==> trial 16: inputs <==
Design conv_1d, start of the top module:
module conv_1d #(
    parameter DATA_WIDTH  = 8,
    parameter KERNEL_SIZE = 16
) (
    input logic clk,
    input logic arst_n,
    input  logic [DATA_WIDTH-1:0] signal_data,
    input  logic                  signal_vld,
    input  logic                  signal_last,
    output logic                  signal_rdy,
    input  logic [KERNEL_SIZE*DATA_WIDTH-1:0] kernel,
    output logic [DATA_WIDTH*2+$clog2(KERNEL_SIZE)-1:0] result_data,
    output logic                    result_vld,
    output logic                    result_last,
    input  logic                    result_rdy
);
==> flow/config.mk <==
export PLATFORM = sky130hd
export DESIGN_NAME = conv_1d
export DESIGN_NICKNAME = conv_1d
export VERILOG_FILES = /design/flow/design.v
export SDC_FILE = /design/flow/constraint.sdc
export NUM_CORES = 4
export LEC_CHECK = 0
export CAP_MARGIN = 20
export CORE_MARGIN = 2
export CORE_UTILIZATION = 72
export CTS_CLUSTER_SIZE = 15
export PLACE_DENSITY = 0.95
export SETUP_SLACK_MARGIN = 0.81
export SLEW_MARGIN = 20
==> flow/constraint.sdc <==
create_clock -name core_clock -period 5.47 [get_ports {clk}]
set_input_delay 1.0940 -clock core_clock [delete_from_list [all_inputs] [get_ports {clk}]]
set_output_delay 1.0940 -clock core_clock [all_outputs]
set_load 0.01 [all_outputs]
run.sh (not shown) runs the stock make flow with config.mk's settings and CLKGATE_MAP_FILE=.
==> build 29: changes against trial 16 <==
--- a/flow/config.mk
+++ b/flow/config.mk
@@ -8,7 +8,6 @@
 export CAP_MARGIN = 20
+export CORE_ASPECT_RATIO = 0.71
 export CORE_MARGIN = 2
 export CORE_UTILIZATION = 72
-export CTS_CLUSTER_SIZE = 15
-export PLACE_DENSITY = 0.95
-export SETUP_SLACK_MARGIN = 0.81
+export SETUP_SLACK_MARGIN = 0.71
 export SLEW_MARGIN = 20
==> flow/constraint.sdc (replaced) <==
create_clock -name core_clock -period 5.26 [get_ports {clk}]
set_input_delay 1.0520 -clock core_clock [delete_from_list [all_inputs] [get_ports {clk}]]
set_output_delay 1.0520 -clock core_clock [all_outputs]
set_load 0.01 [all_outputs]
==> build 21: changes against trial 16 <==
--- a/flow/config.mk
+++ b/flow/config.mk
@@ -9,6 +9,4 @@
 export CORE_MARGIN = 2
-export CORE_UTILIZATION = 72
-export CTS_CLUSTER_SIZE = 15
-export PLACE_DENSITY = 0.95
-export SETUP_SLACK_MARGIN = 0.81
+export CORE_UTILIZATION = 70
+export SETUP_SLACK_MARGIN = 1.36
 export SLEW_MARGIN = 20
==> flow/constraint.sdc (replaced) <==
create_clock -name core_clock -period 4.74 [get_ports {clk}]
set_input_delay 0.9480 -clock core_clock [delete_from_list [all_inputs] [get_ports {clk}]]
set_output_delay 0.9480 -clock core_clock [all_outputs]
set_load 0.01 [all_outputs]
==> impl_metrics.ini <==
; synthesis and place-and-route metrics
[die]
dieHeight_um = 274.7
fp-row-count = 99
core_area_sq_um = 72710
die_outline_width_um = 274.7
initial_core_util = 0.7053

[placement]
post-place-cells = 6730
dp_worst_setup_slack_ps = -740.5
detailed_place_hpwl_mm = 102.7

[cells_and_area]
final-nonclk-buf-share = 0.1216

[clock_tree]
post_cts_buffers = 138
clock_buffer_count_from_cts = 49
ctsResizeCount = 721

[outcome]
outcome = finished with violations
violations = negative setup slack

[sta]
finalSetupViolCount = 16
finalWorstSetupSlack_ps = -711.0

[setup_path]
worst-path-max-fanout = 3
That was build 21.
==> impl_metrics.ini <==
; synthesis and place-and-route metrics
[outcome]
outcome = finished with violations
violations = negative setup slack

[clock_tree]
post_cts_buffers = 9

[sta]
finalSetupViolCount = 5
finalWorstSetupSlack_ps = -202.6

[placement]
detailed_place_hpwl_mm = 99.44
dp_worst_setup_slack_ps = -260.8

[cells_and_area]
final-nonclk-buf-share = 0.06758

[die]
dieHeight_um = 228.9
That was build 29.
==> impl_metrics.ini <==
; flow metrics
[placement]
detailed_place_hpwl_mm = 109.4
dp_worst_setup_slack_ps = -191.3

[outcome]
outcome = stopped before the end
stop_stage = 5_1_grt

[clock_tree]
clock_buffer_count_from_cts = 45
post_cts_buffers = 19

[die]
fp-row-count = 97
initial_core_util = 0.7298
core_area_sq_um = 70270
That was trial 16.
